== nickel ==
==> flow/design.v (excerpt) <==
module sd_card_top
#(
	parameter  SPI_LOW_SPEED_DIV = 248,          
	parameter  SPI_HIGH_SPEED_DIV = 0            
)
(
	input            clk,
	input            rst,
	output           SD_nCS,                     
	output           SD_DCLK,                    
	output           SD_MOSI,                    
	input            SD_MISO,                    
	output           sd_init_done,               
	input            sd_sec_read,                
	input[31:0]      sd_sec_read_addr,           
	output[7:0]      sd_sec_read_data,           
	output           sd_sec_read_data_valid,     
	output           sd_sec_read_end,            
	input            sd_sec_write,               
	input[31:0]      sd_sec_write_addr,          
	input[7:0]       sd_sec_write_data,          
	output           sd_sec_write_data_req,      
	output           sd_sec_write_end            
);
Settings: LEC_CHECK=0, ABC_AREA=0, CAP_MARGIN=5, CELL_PAD_IN_SITES_GLOBAL_PLACEMENT=0, CORE_ASPECT_RATIO=0.95, CORE_MARGIN=2, CORE_UTILIZATION=72, CTS_CLUSTER_SIZE=14, SETUP_SLACK_MARGIN=-0.19, SLEW_MARGIN=30, TNS_END_PERCENT=95; clock period 2.34 ns.
run.sh (not shown) runs the stock make flow with config.mk's settings and CLKGATE_MAP_FILE=.
nickel -> stages 100% | layout checks FAIL | negative setup slack
Changes in violet relative to nickel:
- swapping 30 for 20 in SLEW_MARGIN
- clearing TNS_END_PERCENT, which used to be 95
- clearing CELL_PAD_IN_SITES_GLOBAL_PLACEMENT, which used to be 0
- putting CTS_CLUSTER_DIAMETER at 201 where nothing was set
- swapping -0.19 for 0.59 in SETUP_SLACK_MARGIN
- clearing CORE_ASPECT_RATIO, which used to be 0.95
- swapping 2.34 for 2.4 in the clock period (ns, I/O delays scaled along)
==> comparison <==
Seen in the log of violet: DPL-0038 during 5_1_grt, after which the run never completed. Looking only at post-detailed-placement half-perimeter wirelength, and setting everything else aside, the higher value of violet and nickel goes to nickel. Compared with nickel, die boundary height in violet increased by a few percent. For total die size, nickel and violet come out practically identical.
--- input diff violet..lagoon ---
- changing CAP_MARGIN from 5 to 20
- removing ABC_AREA (formerly 0)
- removing SETUP_SLACK_MARGIN (formerly 0.59)
- removing CTS_CLUSTER_DIAMETER (formerly 201)
- changing CORE_UTILIZATION from 72 to 48
- removing CTS_CLUSTER_SIZE (formerly 14)
- changing the clock period (ns, I/O delays scaled along) from 2.4 to 3.58
Findings:
In lagoon, the placer's final routability congestion estimate came out 6.8% below the value in violet. Compared with violet, in lagoon area after synthesis ~0 delta; die size has increased. lagoon completed every stage of the flow, and the final layout passed the timing, design-rule and antenna checks. Summary — number of buffers inserted to repair setup after CTS, lagoon relative to violet: lower, by 47. Diff violet -> lagoon: instance count after placement with tap cells included saw an increase; total of buffers placed on input and output ports saw little to no change.
## Diff of input files: xenon against lagoon
- a change of CORE_UTILIZATION from 48 to 40
- an added SETUP_SLACK_MARGIN of 0.38
## What came out
Part of the total power dissipated in combinational logic delta for xenon relative to lagoon: 0.3 points lower
Delta (xenon minus lagoon): height of the die rose 14 um, worst setup slack rose 0.20 ns, total power rose about 9%, clock tree skew after final layout rose 0.0056 ns, layout overhead on the synthesized area rose 2.2 points.
On required time at the worst-slack endpoint, xenon and lagoon are basically level.
~same count of library flops with an enable pin in xenon and lagoon
On finished layout cell area, the lower figure sits with lagoon, not xenon.

* * *

sd_card_top again, from the RTL that the note above started with.
clock: 2.34 ns
lec_check: 0
abc_area: 0
cap_margin: 20
cell_pad_in_sites_global_placement: 0
core_aspect_ratio: 1.35
core_margin: 2
core_utilization: 68
cts_cluster_size: 14
setup_slack_margin: -0.19
slew_margin: 30
tns_end_percent: 95
The starting point completed, yet does not pass: negative setup slack.
Edit:
Settings changed: ABC_AREA 0 to unset, CELL_PAD_IN_SITES_GLOBAL_PLACEMENT 0 to unset, CORE_ASPECT_RATIO 1.35 to unset, CORE_UTILIZATION 68 to 16, CTS_CLUSTER_SIZE 14 to unset, SETUP_SLACK_MARGIN -0.19 to unset, SLEW_MARGIN 30 to 20, TNS_END_PERCENT 95 to unset.
Clock period 2.34 ns to 5.65 ns, I/O delays scaled along.
Now the flow completed without violations. Design area is higher by 3.5%. Routed wire length climbs by 6.5%. Sequential share of layout area drops by 1.4 points. Synthesized cell count stays the same. Global-route usage drops by 25 points. Utilization is lower by 65 points. Combinational power decreases by 57%.

* * *

== raven ==
Starting RTL as in the previous note.
clock: 1.99 ns
lec_check: 0
abc_area: 1
cap_margin: 20
core_margin: 2
core_utilization: 70
cts_cluster_diameter: 205
cts_cluster_size: 15
place_density: 0.82
setup_slack_margin: -0.2
slew_margin: 20
In raven the implementation ran to completion but is not tape-out ready, as the final checks report negative setup slack.
Edits applied to the flow inputs when going from raven to harbor:
- swapping -0.2 for 0.45 in SETUP_SLACK_MARGIN
- clearing PLACE_DENSITY, which used to be 0.82
- swapping 70 for 72 in CORE_UTILIZATION
- swapping 1 for 0 in ABC_AREA
- swapping 1.99 for 2.24 in the clock period (ns, I/O delays scaled along)
## What came out
- [compare] base=raven new=harbor: worst-case setup slack after placement lost 0.073 ns; adder-cell area share of the yosys netlist neither gained nor lost much; synthesized cell count lost 171.
- Cmp harbor vs raven: post-synthesis instance area lower in harbor
- Status(harbor) = ERROR, stage = global routing
- The higher cell total after placement came out of raven.
- Changes observed in harbor relative to raven: multiplexer area fraction after synthesis now sits higher, chip area line of the yosys report now sits lower, flip-flop and latch count after synthesis now sits at about the same level.
> inputs changed (harbor -> amber)
- PLACE_DENSITY newly set to 0.39
- ABC_AREA changed from 0 to 1
- CTS_CLUSTER_SIZE removed (was 15)
- SETUP_SLACK_MARGIN changed from 0.45 to -0.04
- CTS_CLUSTER_DIAMETER removed (was 205)
- the clock period (ns, I/O delays scaled along) changed from 2.24 to 2.26
- amber | status: complete | timing, DRC, antenna: pass
- Deepest clock path buffer count came out exactly the same in harbor and amber.
- From harbor to amber the numbers moved as follows: distinct cell type count of the synthesized netlist fell by 14; x dimension of the die rose by 0.93%; mean cell area of the mapped netlist fell by 1.2 µm²; net count after synthesis rose by 15%; total I/O pin count stayed essentially flat.
- Area of the synthesized netlist per yosys stat ends up lower on harbor.
- Fraction of the mapped netlist area in compound gates was lower in harbor than in amber.
- On die area: amber sits above harbor.
- amber ends up with higher count of instantiated cells in the yosys netlist than harbor does.
[inputs] cedar vs amber
- ABC_AREA removed (was 1)
- CORE_UTILIZATION changed from 72 to 40
- PLACE_DENSITY removed (was 0.39)
- SETUP_SLACK_MARGIN removed (was -0.04)
- the clock period (ns, I/O delays scaled along) changed from 2.26 to 5.0
### Flow results
Relative to amber, the fraction of area in clock buffers and inverters of cedar is higher by 0.28 points.
Slowest cell on the critical path = sky130_fd_sc_hd__dfrtp_1: amber; slowest cell on the critical path = sky130_fd_sc_hd__nor3b_4: cedar
On clock network fraction of total power: cedar sits above amber.
For amber, the end point of the critical path was sd_card_cmd_m0.send_data[5]$_DFFE_PP1P_, unlike cedar, where it was sd_card_cmd_m0.byte_cnt[13]$_DFFE_PP0P_.
Power density of the placed cells was higher in the run labelled amber.
amber → cedar: global-route usage fell by 17 points, critical path depth fell by 2, number of global-route vias before repair fell by 1,477, overall power consumption fell by about 60%.
cedar vs. amber: final wirelength shows a reduction of about 10%; height of the die shows an increase of 32%.
Input changes introduced in yarrow (baseline for comparison: cedar):
- a change of CORE_MARGIN from 2 to 5
- an added GPL_TIMING_DRIVEN of 0
- an added ABC_AREA of 1
### Flow results
Compared yarrow vs cedar, and routing usage on met3 is down in yarrow. On delay of the slowest cell on the worst path, the higher figure sits with cedar, not yarrow. Yosys stat chip area ended up 1.9% higher on yarrow than on cedar. Looking at cedar and yarrow, the utilization after layout is a wash.
diff inputs: yarrow => juniper
- removing GPL_TIMING_DRIVEN (formerly 0)
- removing ABC_AREA (formerly 1)
- setting CTS_CLUSTER_SIZE to 15 for the first time
- changing CORE_MARGIN from 5 to 2
- changing CORE_UTILIZATION from 40 to 66
- changing the clock period (ns, I/O delays scaled along) from 5.0 to 2.24
Having completed the whole flow, yarrow delivered a layout that passed the timing, design-rule and antenna checks.
Every stage of juniper finished as expected; the final checks, on the other hand, flagged negative setup slack, which means the layout fails.
Between yarrow and juniper, the non-clock buffer count is higher for juniper.
The arithmetic-cell share of the synthesized area counting full adders, half adders and majority gates on yarrow is in line with that on juniper.
In the flow results for yarrow and juniper, the overall power is larger on juniper.
yarrow → juniper: die footprint fell by about 44%; setup slack went down; combinational power increased about 5%; global routing met1 resource utilization rose by 24 points.
Going from yarrow to juniper, the worst slack at placement was found to have gone down by 2.04 ns.
Diff yarrow and juniper: mapped cell area higher in yarrow
juniper vs yarrow — global routing usage on met3 rose 3.6 points.
Looking only at row count, and setting everything else aside, the lower value of yarrow and juniper goes to juniper.
Power and IR drop assume default switching activity.
